run A:
==> flow/design.v <==
module oppo (
    input [31:0] in,
    input        cin,
    output [31:0] in_abs
);
    assign in_abs = ({32{cin}} ^ in) + $unsigned(cin);
endmodule
module lzd_4 (
    input [3:0] in,
    output [1:0] out,
    output       zero
);
    assign zero = ~(|in); 
    assign out[0] = (in[2] | ~in[1]) & ~in[3];
    assign out[1] = ~(in[3] | in[2]);
endmodule
module lzd_16 (
    input [15:0] in,
    output [3:0] out,
    output       zero
);
    wire [3:0] z;
    wire [1:0] out_2 [3:0];
    lzd_4 lzd_4_0(in[15:12], out_2[0], z[0]);
    lzd_4 lzd_4_1(in[11: 8], out_2[1], z[1]);
    lzd_4 lzd_4_2(in[ 7: 4], out_2[2], z[2]);
    lzd_4 lzd_4_3(in[ 3: 0], out_2[3], z[3]);
    assign out[2] = z[0] & (~z[1] | z[2] & ~z[3]);
    assign out[3] = z[0] & z[1] & (~z[2] | ~z[3]);
    assign out[1:0] = {2{~out[3] & ~out[2]}} & out_2[0]
                    | {2{~out[3] &  out[2]}} & out_2[1]
                    | {2{ out[3] & ~out[2]}} & out_2[2]
                    | {2{ out[3] &  out[2]}} & out_2[3];
    assign zero = &z;
endmodule
module lzd_32 (
    input [31:0] in,
    output [4:0] out,
    output       zero
);
    wire [1:0] z;
    wire [3:0] out_3_0 [1:0];
    lzd_16 lzd_16_0(in[31:16], out_3_0[0], z[0]);
    lzd_16 lzd_16_1(in[15: 0], out_3_0[1], z[1]);
    assign out[4] = z[0];
    assign out[3:0] = {4{~z[0]}} & out_3_0[0] |
                      {4{ z[0]}} & out_3_0[1];
    assign zero = z[0] & z[1];
endmodule
module divider (
    input div_clk,
    input resetn,
    input div,
    input div_signed,
    input [31:0] x,
    input [31:0] y,
    output [31:0] s,
    output [31:0] r,
    output complete
);
    (*MAX_FANOUT = 50*) reg [64:0] rem;
    reg [31:0] quot;
    reg [31:0] quotM;
    reg [32:0] divisor;
    reg [ 5:0] cout;
    (*MAX_FANOUT = 50*) reg [ 4:0] current_state;
    reg [ 4:0] next_state;
    reg [31:0] x_abs_reg;
    reg [31:0] y_abs_reg;
    wire [31:0] s_abs;
    wire [31:0] r_abs;
    wire s_sign;
    wire r_sign;
    wire [31:0] x_abs;
    wire [31:0] y_abs;
    oppo oppo1(x, x[31] & div_signed, x_abs);
    oppo oppo2(y, y[31] & div_signed, y_abs);
    assign s_sign = x[31] ^ y[31];
    assign r_sign = x[31];
    always @(posedge div_clk) begin
        if (~resetn) begin
            x_abs_reg <= 0;
            y_abs_reg <= 0;
        end
        else if (current_state[0] & div)
            x_abs_reg <= x_abs;
            y_abs_reg <= y_abs;
    end
    wire [31:0] lzd_in;
    wire [ 4:0] lzd_out;
    wire [ 5:0] shft_amt;
    wire long_shft;
    wire short_shft;
    wire [ 5:0] lzd_shamt;
    wire [ 5:0] min_shamt;
    wire quot_one;
    wire [32:0] result;  
    wire zero;
    wire [64:0] shft_src;
    wire [64:0] shft_out;
    wire [32:0] add_A;
    wire [32:0] add_B;
    wire cin;
    wire [32:0] add_out;
    wire final_shift;
    reg  [5:0] first_shft;
    always @(posedge div_clk) begin
        if (~resetn)
            first_shft <= 6'b0;
        else if (current_state[1])
            first_shft <= shft_amt;
    end
    assign final_shift = cout <= lzd_shamt;
    assign shft_src = (current_state[1]) ? {33'b0, x_abs_reg}
                                         : rem;
    assign shft_out = shft_src << shft_amt;
    assign long_shft = ~(rem[64] ^ rem[63]);
    assign short_shft = rem[64] ^ rem[63];
    assign quot_one = shft_out[64] ^ shft_out[63];
    assign lzd_shamt = {zero, {5{~zero}} & lzd_out};
    assign min_shamt  = (~final_shift) ? lzd_shamt : cout;
    assign shft_amt = {6{short_shft}} & 6'b1
                    | {6{long_shft }} & min_shamt;
    assign lzd_in = (current_state[1]) ? y_abs_reg : rem[63:32] ^ {32{rem[64]}};
    assign add_A = shft_out[64:32];
    assign add_B = {33{~rem[64]}} ^ divisor;
    assign cin   = ~rem[64];
    assign add_out = add_A + add_B + $unsigned(cin);
    assign result = (quot_one) ? add_out
                               : shft_out[64:32];
    lzd_32 lzd(lzd_in, lzd_out, zero);
    always @(posedge div_clk) begin
        if (~resetn)
            divisor <= 33'b0;
        else if (current_state[1])
            divisor <= {1'b0, y_abs_reg << lzd_out};
    end
    always @(posedge div_clk) begin
        if (~resetn)
            rem <= 65'b0;
        else if (current_state[1])
            rem <= shft_out;
        else if (current_state[2])
            rem <= {result, rem[30:0], 1'b0};
    end
    wire [31:0] shft_quot = quot << shft_amt[4:0];
    wire [31:0] shft_quotM = ~(~quotM << shft_amt[4:0]);
    always @(posedge div_clk) begin
        if (~resetn | current_state[0]) begin
            quot  <= 32'b0;
            quotM <= 32'b0;
        end
        else if (current_state[2]) begin
            if (~shft_out[64] | shft_out[64] & shft_out[63]) 
                quot <= {shft_quot[31:1], ~shft_out[64] & shft_out[63]};
            else 
                quot <= {shft_quotM[31:1], 1'b1};
            if (~shft_out[64] & shft_out[63])
                quotM <= {shft_quot[31:1], 1'b0};
            else
                quotM <= {shft_quotM[31:1], ~(shft_out[64] & ~shft_out[63])};
        end
    end
    always @(posedge div_clk) begin
        if (~resetn | current_state[0])
            cout <= 6'b100000;
        else if (current_state[2])
            cout <= cout - shft_amt;
    end
    localparam IDLE = 5'b00001,
               INIT = 5'b00010,
               QUOT = 5'b00100,
               FIX  = 5'b01000,
               DONE = 5'b10000;
    always @(posedge div_clk) begin
        if (~resetn)
            current_state <= IDLE;
        else
            current_state <= next_state;
    end
    always @(*) begin
        case (current_state)
            IDLE: begin
                if (~resetn) 
                    next_state = IDLE;
                else if (div)
                    next_state = INIT;
                else
                    next_state = IDLE;
            end
            INIT: next_state = QUOT;
            QUOT: begin
                if (final_shift)
                    next_state = FIX;
                else 
                    next_state = QUOT;
            end
            FIX  :next_state = DONE;
            DONE: next_state = IDLE;
            default: next_state = IDLE;
        endcase
    end
    reg [31:0] s_abs_reg;
    reg [31:0] r_abs_reg;
    assign s_abs = (rem[64]) ? quotM : quot;
    assign r_abs = ((rem[64]) ? rem[63:32] + divisor[31:0] : rem[63:32]) >> first_shft;
    always @(posedge div_clk) begin
        if (~resetn) begin
            s_abs_reg <= 0;
            r_abs_reg <= 0;
        end
        else if (current_state[3])
            s_abs_reg <= s_abs;
            r_abs_reg <= r_abs;
    end
    oppo oppo3(s_abs_reg, s_sign & div_signed, s);
    oppo oppo4(r_abs_reg, r_sign & div_signed, r);
    assign complete = current_state[4];
endmodule
==> flow/config.mk <==
export PLATFORM = sky130hd
export DESIGN_NAME = divider
export DESIGN_NICKNAME = divider
export VERILOG_FILES = /design/flow/design.v
export SDC_FILE = /design/flow/constraint.sdc
export NUM_CORES = 4
export LEC_CHECK = 0
export CAP_MARGIN = 20
export CORE_MARGIN = 2
export CORE_UTILIZATION = 58
export CTS_CLUSTER_SIZE = 58
export SETUP_SLACK_MARGIN = 1.14
export SLEW_MARGIN = 20
export TNS_END_PERCENT = 5
==> flow/constraint.sdc <==
create_clock -name core_clock -period 9.24 [get_ports {div_clk}]
set_input_delay 1.8480 -clock core_clock [delete_from_list [all_inputs] [get_ports {div_clk}]]
set_output_delay 1.8480 -clock core_clock [all_outputs]
set_load 0.01 [all_outputs]
run.sh (not shown) runs the stock make flow with config.mk's settings and CLKGATE_MAP_FILE=.
Run A has completed all stages; timing, DRC and antenna checks passed.
Inputs modified between run A and run B:
-- flow/config.mk --
<<< run A, line 8
export CAP_MARGIN = 20
export CORE_MARGIN = 2
export CORE_UTILIZATION = 58
export CTS_CLUSTER_SIZE = 58
export SETUP_SLACK_MARGIN = 1.14
export SLEW_MARGIN = 20
export TNS_END_PERCENT = 5
>>> run B, line 8
export CAP_MARGIN = 30
export CELL_PAD_IN_SITES_DETAIL_PLACEMENT = 2
export CORE_ASPECT_RATIO = 0.62
export CORE_MARGIN = 6
export CORE_UTILIZATION = 24
export GPL_ROUTABILITY_DRIVEN = 1
export HOLD_SLACK_MARGIN = 0.11
export PLACE_DENSITY = 0.7
export SETUP_SLACK_MARGIN = 1.63
export SLEW_MARGIN = 0
export TNS_END_PERCENT = 85
==> flow/constraint.sdc <==
create_clock -name core_clock -period 10.4 [get_ports {div_clk}]
set_input_delay 2.0800 -clock core_clock [delete_from_list [all_inputs] [get_ports {div_clk}]]
set_output_delay 2.0800 -clock core_clock [all_outputs]
set_load 0.01 [all_outputs]
On total wirelength of the detailed-routed design, the lower figure sits with run A, not run B. Both conditions hold for run B: the flow ran to the end and the final layout passed the timing, design-rule and antenna checks. Run A completed every stage of the flow, and the final layout passed the timing, design-rule and antenna checks.
Inputs modified between run B and run C:
==> flow/config.mk <==
export PLATFORM = sky130hd
export DESIGN_NAME = divider
export DESIGN_NICKNAME = divider
export VERILOG_FILES = /design/flow/design.v
export SDC_FILE = /design/flow/constraint.sdc
export NUM_CORES = 4
export LEC_CHECK = 0
export CAP_MARGIN = 35
export CELL_PAD_IN_SITES_DETAIL_PLACEMENT = 2
export CORE_MARGIN = 2
export CORE_UTILIZATION = 40
export CTS_CLUSTER_DIAMETER = 90
export MAX_ROUTING_LAYER = met4
export MIN_ROUTING_LAYER = met2
export SLEW_MARGIN = 25
==> flow/constraint.sdc <==
create_clock -name core_clock -period 11.8 [get_ports {div_clk}]
set_input_delay 2.3600 -clock core_clock [delete_from_list [all_inputs] [get_ports {div_clk}]]
set_output_delay 2.3600 -clock core_clock [all_outputs]
set_load 0.01 [all_outputs]
## What came out
- Run C never completed; the flow aborted with a tool error in global routing.
- From run C to run B, area reported by Yosys stat did not move at all.
- Run B → run C: post-CTS setup buffer count -47; number of enable flip-flop cells ~0 delta.
- Looking at post-cts resize count, run C sits 146 below run B.
- As of run C, overall die height had fallen by a few percent compared to run B.
- Against run B as the reference, run C delivers a lower die area.
- Between run B and run C, the post-placement cell count is higher for run B.
Input changes introduced in run D (baseline for comparison: run C):
==> flow/config.mk <==
export PLATFORM = sky130hd
export DESIGN_NAME = divider
export DESIGN_NICKNAME = divider
export VERILOG_FILES = /design/flow/design.v
export SDC_FILE = /design/flow/constraint.sdc
export NUM_CORES = 4
export LEC_CHECK = 0
export CAP_MARGIN = 20
export CORE_MARGIN = 2
export CORE_UTILIZATION = 66
export CTS_CLUSTER_DIAMETER = 364
export CTS_CLUSTER_SIZE = 100
export PLACE_DENSITY = 0.39
export SLEW_MARGIN = 20
==> flow/constraint.sdc <==
create_clock -name core_clock -period 4.75 [get_ports {div_clk}]
set_input_delay 0.9500 -clock core_clock [delete_from_list [all_inputs] [get_ports {div_clk}]]
set_output_delay 0.9500 -clock core_clock [all_outputs]
set_load 0.01 [all_outputs]
==> comparison <==
Status for run D and run C: no clean run. Run D vs run C: horizontal die dimension down by more than 10%. Summary — setup fix buffers added after clock tree synthesis, run D relative to run C: higher, by 50. Run C has a higher area enclosed by the die boundary than run D. Run D -> run C: synthesized-area fraction occupied by adder cells delta 0, exact match. On number of CTS-inserted buffers, the lower figure sits with run D, not run C. Run D vs. run C: starting density of the core higher, HPWL reported at the end of detailed placement lower, mapped cell area roughly the same.
